== job 2474 ==
Design TM_ALU, start of the top module:
module TM_ALU (
    input  wire        clk,
    input  wire        reset,
    input  wire [7:0]  AvgTxLen,
    input  wire [7:0]  InstExed,
    input  wire [7:0]  CurTxLen,
    output wire [7:0]  AvgTxLen_new,
    output wire [7:0]  InstExed_new
);
==> flow/config.mk <==
export PLATFORM = sky130hd
export DESIGN_NAME = TM_ALU
export DESIGN_NICKNAME = TM_ALU
export VERILOG_FILES = /design/flow/design.v
export SDC_FILE = /design/flow/constraint.sdc
export NUM_CORES = 4
export LEC_CHECK = 0
export ABC_AREA = 1
export CAP_MARGIN = 20
export CORE_MARGIN = 5
export CORE_UTILIZATION = 66
export CTS_CLUSTER_SIZE = 100
export HOLD_SLACK_MARGIN = 0.06
export SETUP_SLACK_MARGIN = -2.0
export SLEW_MARGIN = 20
==> flow/constraint.sdc <==
create_clock -name core_clock -period 30.0 [get_ports {clk}]
set_input_delay 6.0000 -clock core_clock [delete_from_list [all_inputs] [get_ports {clk}]]
set_output_delay 6.0000 -clock core_clock [all_outputs]
set_load 0.01 [all_outputs]
run.sh (not shown) runs the stock make flow with config.mk's settings and CLKGATE_MAP_FILE=.
Job 2474: flow completed, timing, DRC and antenna clean
For job 294, these inputs were changed with respect to job 2474:
- CORE_ASPECT_RATIO now 1.74, previously not set
- PLACE_DENSITY_LB_ADDON now 0.01, previously not set
- CORE_MARGIN now 7, was 5
- HOLD_SLACK_MARGIN now -0.09, was 0.06
- ABC_AREA now 0, was 1
- TNS_END_PERCENT now 35, previously not set
- GPL_TIMING_DRIVEN now 0, previously not set
- CORE_UTILIZATION now 40, was 66
- CAP_MARGIN now 5, was 20
- SETUP_SLACK_MARGIN no longer set, was -2.0
- CTS_CLUSTER_DIAMETER now 346, previously not set
- CTS_CLUSTER_SIZE now 17, was 100
Notes after the runs:
Of job 294 and job 2474, the run reporting the lower worst hold slack after final layout was job 2474.
In the flow results for job 294 and job 2474, the multi-input gate share of total cell area is larger on job 294.
The run with more routed wire is job 294, not job 2474.
#### Input delta (job 6536 over job 294)
- a change of HOLD_SLACK_MARGIN from -0.09 to 0.06
- a change of ABC_AREA from 0 to 1
- an added SETUP_SLACK_MARGIN of -2.0
- a deleted CTS_CLUSTER_SIZE that had been 17
- a deleted GPL_TIMING_DRIVEN that had been 0
- a deleted TNS_END_PERCENT that had been 35
- a deleted CTS_CLUSTER_DIAMETER that had been 346
- a deleted CORE_ASPECT_RATIO that had been 1.74
- a change of CORE_MARGIN from 7 to 5
- a change of CORE_UTILIZATION from 40 to 70
- a deleted PLACE_DENSITY_LB_ADDON that had been 0.01
- a change of CAP_MARGIN from 5 to 0
## What came out
- Changes observed in job 6536 relative to job 294: area of placed instances has remained practically unchanged, portion of the clock cycle consumed by the worst path in the final layout shows a reduction of 0.23 points, wire length on met3 increased about 100%.
- Relative to job 294, the total cell area reported by yosys after synthesis measured on job 6536 has increased by a few percent.
- Job 6536 ended up with a higher final design utilization than job 294 did.
- adder cells as the largest non-sequential cell family by area was reported by job 294, and simple AND/OR/NAND/NOR gates by job 6536.
- Global-route wire length before repair delta (job 6536 − job 294): favourable
- Of the two values seen for startpoint of the worst setup timing path, inc_reg[7] was produced by job 294 and inc_reg[0] by job 6536.
- In terms of highest clock frequency the design can meet, job 294 and job 6536 differ only marginally.
Changes in job 7458 relative to job 6536:
- HOLD_SLACK_MARGIN: 0.06 -> unset
- CORE_MARGIN: 5 -> 2
- CAP_MARGIN: 0 -> 20
- SETUP_SLACK_MARGIN: -2.0 -> unset
- the clock period (ns, I/O delays scaled along): 30.0 -> 14.3
==> results <==
- Flow for job 7458 halted at clock tree synthesis (4_1_cts), error code DPL-0038.
- Total instance count after detailed placement for job 7458 is higher than for job 6536.
- Relative to job 6536, the chip height measured on job 7458 has decreased by a few percent.
- Between job 6536 and job 7458, area of the core decreased.
- In the tables for job 7458 and job 6536, width of the chip reads higher with job 6536.
- Diff job 6536..job 7458 | unique cell type count in the Yosys netlist | unchanged
- Row placer's final routability congestion estimate: job 7458 lower / job 6536 higher
- | pre-CTS worst setup slack | job 7458 vs job 6536 | worse |
The inputs of job 4647 differ from those of job 7458 as listed below.
- ABC_AREA no longer set, was 1
- CORE_UTILIZATION now 40, was 70
- the clock period (ns, I/O delays scaled along) now 30.0, was 14.3
--- outcome ---
- Of job 4647 and job 7458, just one finished clean: job 4647.
- Status: job 7458 FAILED at clock tree synthesis (4_1_cts) (tool error)
- Between job 7458 and job 4647, the flow reports die outline height increasing by more than a quarter.
- Of the two values seen for main logic family after synthesis, adder cells was produced by job 4647 and simple AND/OR/NAND/NOR gates by job 7458.
- Relative to job 7458, last weighted congestion value of the routability-driven placer increased by 1.1% in job 4647.
- In the flow results for job 4647 and job 7458, the synthesized-area fraction occupied by and/or/nand/nor cells is smaller on job 4647.
- Job 4647 vs job 7458 — synthesized area dropped about 2.7%.
- | share of synthesized area spent on multiplexers | job 4647 vs job 7458 | 4.6 points higher |
- Job 4647: area of the synthesized netlist per yosys stat lower than job 7458

## run A
Starting RTL as in the previous note.
Settings: LEC_CHECK=0, ABC_AREA=1, CAP_MARGIN=20, CORE_MARGIN=2, CORE_UTILIZATION=72, CTS_CLUSTER_DIAMETER=237, PLACE_DENSITY=0.65, SETUP_SLACK_MARGIN=-2.0, SLEW_MARGIN=20; clock period 23.6 ns.
Run A did not finish; the tool stopped in clock tree synthesis (4_1_cts) with error DPL-0038.
What run B does differently from run A at the input level:
- removing CTS_CLUSTER_DIAMETER (formerly 237)
- removing PLACE_DENSITY (formerly 0.65)
- removing SETUP_SLACK_MARGIN (formerly -2.0)
- removing ABC_AREA (formerly 1)
- changing CORE_UTILIZATION from 72 to 17
- changing the clock period (ns, I/O delays scaled along) from 23.6 to 29.0
Findings:
Run B completed end to end with timing, DRC and antenna clean.
Going from run A to run B, routability-driven placement congestion ratio increased 0.018; core utilization at floorplan decreased 57 points; netlist area before placement decreased 270 um^2; yosys synthesis chip area decreased 270 um^2; die size increased about 300%.
The higher share of synthesized cell area in full adder, half adder and majority cells came out of run B.
On run B: core region area is 320% higher than what run A gave.

run 1:
The RTL this note starts from:
==> flow/design.v <==
module TM_ALU (
    input  wire        clk,
    input  wire        reset,
    input  wire [7:0]  AvgTxLen,
    input  wire [7:0]  InstExed,
    input  wire [7:0]  CurTxLen,
    output wire [7:0]  AvgTxLen_new,
    output wire [7:0]  InstExed_new
);
    reg [15:0] mac_result;  
    reg [7:0]  inc_result;
    reg [15:0] mac_reg;     
    reg [7:0]  inc_reg;      
    reg [7:0]  AvgTxLen_reg;  
    always @(posedge clk) begin
        if (reset) begin
            mac_reg      <= 0;
            inc_reg      <= 0;
            AvgTxLen_reg <= 0;
        end else begin
            mac_result     <= AvgTxLen * InstExed;
            mac_reg      <= mac_result + CurTxLen;
            inc_result     <= InstExed + 1;
            inc_reg      <= inc_result;
            AvgTxLen_reg <= AvgTxLen;  
        end
    end
    reg [7:0] AvgTxLen_new_reg;
    always @(posedge clk) begin
        if (reset) begin
            AvgTxLen_new_reg <= 0;
        end else begin
            if (inc_reg == 0) begin  
                AvgTxLen_new_reg <= 0;
            end else begin
                AvgTxLen_new_reg <= mac_reg / inc_reg;
            end
        end
    end
    assign AvgTxLen_new  = AvgTxLen_new_reg;
    assign InstExed_new = (reset) ? 8'b0 : AvgTxLen_reg;  
endmodule
make LEC_CHECK=0 ABC_AREA=1 CAP_MARGIN=20 CORE_MARGIN=5 CORE_UTILIZATION=66 HOLD_SLACK_MARGIN=0.06 SETUP_SLACK_MARGIN=-2.0 SLEW_MARGIN=20 TNS_END_PERCENT=5 finish   # period 30.0 ns
Per the final summary, run 1 finished and its layout is clean on timing, DRC and antenna.
Here is what was changed in the inputs of run 2 compared with run 1.
- PLACE_DENSITY_LB_ADDON now 0.06, previously not set
- TNS_END_PERCENT no longer set, was 5
- CORE_MARGIN now 2, was 5
- ABC_AREA no longer set, was 1
- SETUP_SLACK_MARGIN no longer set, was -2.0
- CORE_UTILIZATION now 40, was 66
- HOLD_SLACK_MARGIN now -0.07, was 0.06
Notes after the runs:
Run 2 against run 1: AND-OR/OR-AND share of the synthesized area has increased; number of signal-net buffers in the layout has increased. Summary of run 2 over run 1: synthesized area shows a reduction of about 2.7%; multiplexer share of the synthesized area shows an increase of 4.6 points; hold slack shows an increase of 0.011 ns. Between run 2 and run 1, worst setup slack is higher for run 2, run 1 comes in under that. Per the comparison of run 2 with run 1, die area increased by 0.0078 sq mm relative to the old numbers; worst path buffer plus inverter count decreased by 21 relative to the old numbers; peak per-stage delay on the critical path increased by 0.19 ns relative to the old numbers.
diff inputs: run 2 => run 3
- a deleted PLACE_DENSITY_LB_ADDON that had been 0.06
- a deleted HOLD_SLACK_MARGIN that had been -0.07
- a change of CORE_UTILIZATION from 40 to 58
- an added ABC_AREA of 1
- a change of the clock period (ns, I/O delays scaled along) from 30.0 to 24.7
--- outcome ---
Relative to run 2, clock skew has decreased by 0.0037 ns in run 3. Going from run 2 to run 3, synthesized-area fraction occupied by and/or/nand/nor cells went up by 7.9 points; cell count after placement went up by 216; total length of routed wires went down by 3.7%; net total in the final layout went up by about 24%.
> inputs changed (run 3 -> run 4)
- SETUP_SLACK_MARGIN newly set to -1.87
- ABC_AREA removed (was 1)
- CORE_UTILIZATION changed from 58 to 66
- the clock period (ns, I/O delays scaled along) changed from 24.7 to 24.3
==> results <==
Flow for run 4 halted at 5_1_grt, error code DPL-0038. Summary of run 4 over run 3: height of the chip now sits lower, area fraction in full adders, half adders and majority gates now sits higher, placed instance area now sits higher.
